==> garnet <==
## mips_core
module mips_core (
	input         clk,
	input         rst,
	output [31:0] imem_addr,
	input  [31:0] imem_rdata,
	output [31:0] dmem_addr,
	output [31:0] dmem_wdata,
	output [3:0]  dmem_wmask,
	output        dmem_we,
	input  [31:0] dmem_rdata,
	output        wb_en,
	output [4:0]  wb_reg,
	output [31:0] wb_data
);
Settings: LEC_CHECK=0, CAP_MARGIN=20, CELL_PAD_IN_SITES_DETAIL_PLACEMENT=0, CORE_MARGIN=2, CORE_UTILIZATION=51, GPL_ROUTABILITY_DRIVEN=1, HOLD_SLACK_MARGIN=-0.04, MIN_ROUTING_LAYER=met1, SETUP_SLACK_MARGIN=1.38, SLEW_MARGIN=25; clock period 7.03 ns.
run.sh (not shown) runs the stock make flow with config.mk's settings and CLKGATE_MAP_FILE=.
==> maple (differences from garnet) <==
==> flow/config.mk (replaced) <==
export PLATFORM = sky130hd
export DESIGN_NAME = mips_core
export DESIGN_NICKNAME = mips_core
export VERILOG_FILES = /design/flow/design.v
export SDC_FILE = /design/flow/constraint.sdc
export NUM_CORES = 4
export LEC_CHECK = 0
export CAP_MARGIN = 20
export CORE_ASPECT_RATIO = 0.93
export CORE_MARGIN = 2
export CORE_UTILIZATION = 64
export PLACE_DENSITY = 0.6
export SETUP_SLACK_MARGIN = 1.52
export SLEW_MARGIN = 20
export TNS_END_PERCENT = 15
==> flow/constraint.sdc (replaced) <==
create_clock -name core_clock -period 11.2 [get_ports {clk}]
set_input_delay 2.2400 -clock core_clock [delete_from_list [all_inputs] [get_ports {clk}]]
set_output_delay 2.2400 -clock core_clock [all_outputs]
set_load 0.01 [all_outputs]
==> qor summary <==
metric                                                             maple                     garnet
Setup bufs post-CTS                                                  110                        202
Number of clock buffers inserted by TritonCTS                         96                        102
Status                                         aborted with a tool error  aborted with a tool error
Stage where the flow stopped                    global routing (5_1_grt)   global routing (5_1_grt)
Worst setup slack after placement                              -0.587 ns                   -2.31 ns
Row cnt                                                              111                        129
Die Area                                                     0.102 sq mm                0.127 sq mm
Cell area after placement                                   0.0695 sq mm               0.0785 sq mm
DP Wirelength                                                  218000 um                  249000 um
Area of the core                                            0.0985 sq mm                0.124 sq mm
Cts repair resizes                                                   507                        995
Height of the chip                                                308 um                     357 um
Horiz. Die Dim                                                    331 um                     357 um
Fp util                                                            64.5%                      51.3%

* * *

==> inputs of branch tundra <==
==> flow/design.v <==
module ALU (result, read_data_1, read_data_2, shmat, opcode, functioncode);
	input [31:0] read_data_1;
	input [31:0] read_data_2;
	input [4:0] shmat;
	input [5:0] opcode;
	input [5:0] functioncode;
	output reg [31:0] result;
	always @(*)
		begin
		result = 32'b0;
		if(opcode==6'b001000)						 
			result=read_data_1+read_data_2;
		else if(opcode==6'b001001)					 
			result=read_data_1+read_data_2;
		else if(opcode==6'b001100)					 
			result=read_data_1&read_data_2;
		else if(opcode==6'b001101)					 
			result=read_data_1|read_data_2;
		else if(opcode==6'b001010)					 
			result=($signed(read_data_1)<$signed(read_data_2)) ? 32'b1 : 32'b0;
		else if(opcode==6'b001011)					 
			result=(read_data_1<read_data_2) ? 32'b1 : 32'b0;
		else if(opcode==6'b100100 |opcode==6'b100101 |opcode==6'b110000 | opcode==6'b100011  
		| opcode==6'b101000 | opcode==6'b111000 | opcode==6'b101001 | opcode==6'b101011)	 
			result=read_data_1+read_data_2;
		else if(opcode==6'b000000)					 
			begin
			if(functioncode==6'b100000)  
				result=read_data_1+read_data_2;
			else if(functioncode==6'b100001)  
				result=read_data_1+read_data_2;
			else if(functioncode==6'b100100)  
				result=read_data_1 & read_data_2;
			else if(functioncode==6'b100101)  
				result=read_data_1 | read_data_2;
			else if(functioncode==6'b100111)  
				result=~(read_data_1 | read_data_2);
			else if(functioncode==6'b000000)  
				result=read_data_2 << shmat;
			else if(functioncode==6'b101010)  
				result=($signed(read_data_1)<$signed(read_data_2)) ? 32'b1 : 32'b0;
			else if(functioncode==6'b101011)	 
				result=(read_data_1<read_data_2) ? 32'b1 : 32'b0;
			else if(functioncode==6'b000011)	 
				result= $signed(read_data_2) >>> shmat;
			else if(functioncode==6'b000010)  
				result= read_data_2 >> shmat;
			else if(functioncode==6'b100010)  
				result=read_data_1-read_data_2;
			else if(functioncode==6'b100011)  
				result= read_data_1-read_data_2;
			end
		end
endmodule
module mips_registers ( read_data_1, read_data_2, write_data, read_reg_1, read_reg_2, write_reg, signal_reg_write, clk );
	output [31:0] read_data_1, read_data_2;
	input [31:0] write_data;
	input [4:0] read_reg_1, read_reg_2, write_reg;
	input signal_reg_write, clk;
	reg [31:0] registers [31:1];
	always @(posedge clk)
		if (signal_reg_write && write_reg != 5'd0)
			registers[write_reg] <= write_data;
	assign read_data_1 = (read_reg_1 == 5'd0) ? 32'b0 : registers[read_reg_1];
	assign read_data_2 = (read_reg_2 == 5'd0) ? 32'b0 : registers[read_reg_2];
endmodule
module mips_core (
	input         clk,
	input         rst,
	output [31:0] imem_addr,
	input  [31:0] imem_rdata,
	output [31:0] dmem_addr,
	output [31:0] dmem_wdata,
	output [3:0]  dmem_wmask,
	output        dmem_we,
	input  [31:0] dmem_rdata,
	output        wb_en,
	output [4:0]  wb_reg,
	output [31:0] wb_data
);
reg [31:0] PC;
wire [31:0] instruction = imem_rdata;
wire [31:0] read_data_1;
wire [31:0] read_data_2;
wire [31:0] ALU_result;
reg [31:0] ALU_mux;
reg [4:0] REG_dst_mux;
reg [31:0] REG_write_mux;
reg [31:0] MEM_result;
reg write_reg_signal;
reg write_mem_signal;
reg [3:0] mem_mask;
reg [31:0] next_PC;
wire [5:0] opcode = instruction[31:26];
wire [4:0] rs = instruction[25:21];
wire [4:0] rt = instruction[20:16];
wire [4:0] rd = instruction[15:11];
wire [4:0] shmat = instruction[10:6];
wire [5:0] functioncode = instruction[5:0];
wire [15:0] imm = instruction[15:0];
wire [25:0] adress = instruction[25:0];
wire [31:0] PC_plus4 = PC + 32'd4;
wire [31:0] branchadress = {{14{imm[15]}}, imm, 2'b00};
wire [31:0] jumpadress = {PC[31:28], adress, 2'b00};
mips_registers regblock(read_data_1, read_data_2, REG_write_mux, rs, rt, REG_dst_mux, write_reg_signal, clk);
ALU ALUblock(ALU_result, read_data_1, ALU_mux, shmat, opcode, functioncode);
always @(*)
begin
	REG_dst_mux = rt;
	write_reg_signal = 1'b1;
	write_mem_signal = 1'b0;
	mem_mask = 4'b1111;
	ALU_mux = read_data_2;
	REG_write_mux = ALU_result;
	next_PC = PC_plus4;
	if (opcode==6'b100100)           
		MEM_result = {24'b0, dmem_rdata[7:0]};
	else if (opcode==6'b100101)      
		MEM_result = {16'b0, dmem_rdata[15:0]};
	else                             
		MEM_result = dmem_rdata;
	if (opcode==6'b000000)           
		begin
		REG_dst_mux = rd;
		if (functioncode==6'b001000)   
			begin
			write_reg_signal = 1'b0;
			next_PC = read_data_1;
			end
		end
	else                             
		begin
		if (opcode==6'b000011)         
			REG_dst_mux = 5'b11111;
		if (opcode==6'b101000 | opcode==6'b101001 | opcode==6'b111000 | opcode==6'b101011)  
			begin
			write_mem_signal = 1'b1;
			write_reg_signal = 1'b0;
			if (opcode==6'b101000)       
				mem_mask = 4'b0001;
			else if (opcode==6'b101001)  
				mem_mask = 4'b0011;
			end
		else if (opcode==6'b000100 | opcode==6'b000101 | opcode==6'b000010)  
			write_reg_signal = 1'b0;
		if (opcode!=6'b001100 && opcode!=6'b001101)
			ALU_mux = {{16{imm[15]}}, imm};
		else
			ALU_mux = {16'b0, imm};
		if (opcode==6'b000011)         
			REG_write_mux = PC + 32'd8;
		else if (opcode==6'b100011 | opcode==6'b100100 | opcode==6'b100101 | opcode==6'b110000)  
			REG_write_mux = MEM_result;
		else if (opcode==6'b001111)    
			REG_write_mux = {imm, 16'b0};
		if (opcode==6'b000100 && read_data_1==read_data_2)        
			next_PC = PC_plus4 + branchadress;
		else if (opcode==6'b000101 && read_data_1!=read_data_2)   
			next_PC = PC_plus4 + branchadress;
		else if (opcode==6'b000010 | opcode==6'b000011)          
			next_PC = jumpadress;
		end
end
always @(posedge clk)
	if (rst)
		PC <= 32'b0;
	else
		PC <= next_PC;
assign imem_addr  = PC;
assign dmem_addr  = ALU_result;
assign dmem_wdata = read_data_2;
assign dmem_wmask = mem_mask;
assign dmem_we    = write_mem_signal;
assign wb_en      = write_reg_signal && (REG_dst_mux != 5'd0);
assign wb_reg     = REG_dst_mux;
assign wb_data    = REG_write_mux;
endmodule
==> flow/run.sh <==
#!/bin/bash
# the make line also repeats each setting of config.mk as NAME=value (left out here)
make -C /OpenROAD-flow-scripts/flow DESIGN_CONFIG=/design/flow/config.mk WORK_HOME=/design/flow/orfs CLKGATE_MAP_FILE= finish
==> flow/config.mk <==
export PLATFORM = sky130hd
export DESIGN_NAME = mips_core
export DESIGN_NICKNAME = mips_core
export VERILOG_FILES = /design/flow/design.v
export SDC_FILE = /design/flow/constraint.sdc
export NUM_CORES = 4
export LEC_CHECK = 0
export CAP_MARGIN = 20
export CELL_PAD_IN_SITES_DETAIL_PLACEMENT = 0
export CORE_MARGIN = 2
export CORE_UTILIZATION = 72
export CTS_CLUSTER_SIZE = 75
export GPL_ROUTABILITY_DRIVEN = 1
export HOLD_SLACK_MARGIN = -0.07
export MIN_ROUTING_LAYER = met1
export PLACE_DENSITY = 0.35
export SETUP_SLACK_MARGIN = -0.07
export SLEW_MARGIN = 25
==> flow/constraint.sdc <==
create_clock -name core_clock -period 4.22 [get_ports {clk}]
set_input_delay 0.8440 -clock core_clock [delete_from_list [all_inputs] [get_ports {clk}]]
set_output_delay 0.8440 -clock core_clock [all_outputs]
set_load 0.01 [all_outputs]
==> inputs of branch indigo, as changes to branch tundra <==
Settings changed: CELL_PAD_IN_SITES_DETAIL_PLACEMENT 0 to not set, CORE_UTILIZATION 72 to 57, CTS_CLUSTER_SIZE 75 to 34, GPL_ROUTABILITY_DRIVEN 1 to not set, HOLD_SLACK_MARGIN -0.07 to not set, MIN_ROUTING_LAYER met1 to not set, PLACE_DENSITY 0.35 to not set, SETUP_SLACK_MARGIN -0.07 to not set, SLEW_MARGIN 25 to 20.
==> flow/constraint.sdc (replaced) <==
create_clock -name core_clock -period 6.56 [get_ports {clk}]
set_input_delay 1.3120 -clock core_clock [delete_from_list [all_inputs] [get_ports {clk}]]
set_output_delay 1.3120 -clock core_clock [all_outputs]
set_load 0.01 [all_outputs]
==> inputs of branch juniper, as changes to branch tundra <==
Settings changed: CELL_PAD_IN_SITES_DETAIL_PLACEMENT 0 to not set, CORE_UTILIZATION 72 to 45, CTS_CLUSTER_SIZE 75 to not set, GPL_ROUTABILITY_DRIVEN 1 to not set, HOLD_SLACK_MARGIN -0.07 to not set, MIN_ROUTING_LAYER met1 to not set, PLACE_DENSITY 0.35 to 0.6, SETUP_SLACK_MARGIN -0.07 to 0.2, SLEW_MARGIN 25 to 20.
==> flow/constraint.sdc (replaced) <==
create_clock -name core_clock -period 7.21 [get_ports {clk}]
set_input_delay 1.4420 -clock core_clock [delete_from_list [all_inputs] [get_ports {clk}]]
set_output_delay 1.4420 -clock core_clock [all_outputs]
set_load 0.01 [all_outputs]
==> inputs of branch amber, as changes to branch tundra <==
Settings changed: CELL_PAD_IN_SITES_DETAIL_PLACEMENT 0 to not set, CORE_UTILIZATION 72 to 68, CTS_CLUSTER_SIZE 75 to 98, GPL_ROUTABILITY_DRIVEN 1 to not set, HOLD_SLACK_MARGIN -0.07 to not set, MIN_ROUTING_LAYER met1 to not set, PLACE_DENSITY 0.35 to 0.41, SETUP_SLACK_MARGIN -0.07 to 0.2, SLEW_MARGIN 25 to 20.
==> flow/constraint.sdc (replaced) <==
create_clock -name core_clock -period 11.2 [get_ports {clk}]
set_input_delay 2.2400 -clock core_clock [delete_from_list [all_inputs] [get_ports {clk}]]
set_output_delay 2.2400 -clock core_clock [all_outputs]
set_load 0.01 [all_outputs]
==> results <==
| quantity | branch juniper | branch tundra | branch indigo | branch amber |
|---|---|---|---|---|
| # Post-CTS Setup Buffers | 152 | - | 163 | 1 |
| Clock Root Buffer | sky130_fd_sc_hd__clkbuf_16 | - | sky130_fd_sc_hd__clkbuf_16 | sky130_fd_sc_hd__clkbuf_16 |
| Die outline width | 380 µm | 301 µm | 338 µm | 310 µm |
| # resized after CTS | 765 | - | 811 | 48 |
| Routability congestion estimate from global placement | 1.16 | 1.48 | 1.14 | 1.16 |
| Floorplan utilization | 0.454 | 0.729 | 0.574 | 0.683 |
| Run status | failed layout checks | did not finish | did not finish | did not finish |
| Failing step | - | clock tree synthesis | global routing | global routing |
| Layout check failures | negative setup slack | - | - | - |
| Placed insts | 8444 | 7778 | 7995 | 6846 |
| Number of buffers created by CTS | 106 | - | 101 | 96 |
| Placement-stage worst setup slack | -2.23 ns | -3.91 ns | -2.75 ns | -1.07 ns |
| Area post-placement | 79100 µm² | 78400 µm² | 77700 µm² | 69200 µm² |
| Number of buffers on the longest clock path | 3 | - | 3 | 3 |
| Total die area | 144000 µm² | 90600 µm² | 114000 µm² | 95800 µm² |
| Level count of the clock H-tree | 3 | - | 3 | 3 |
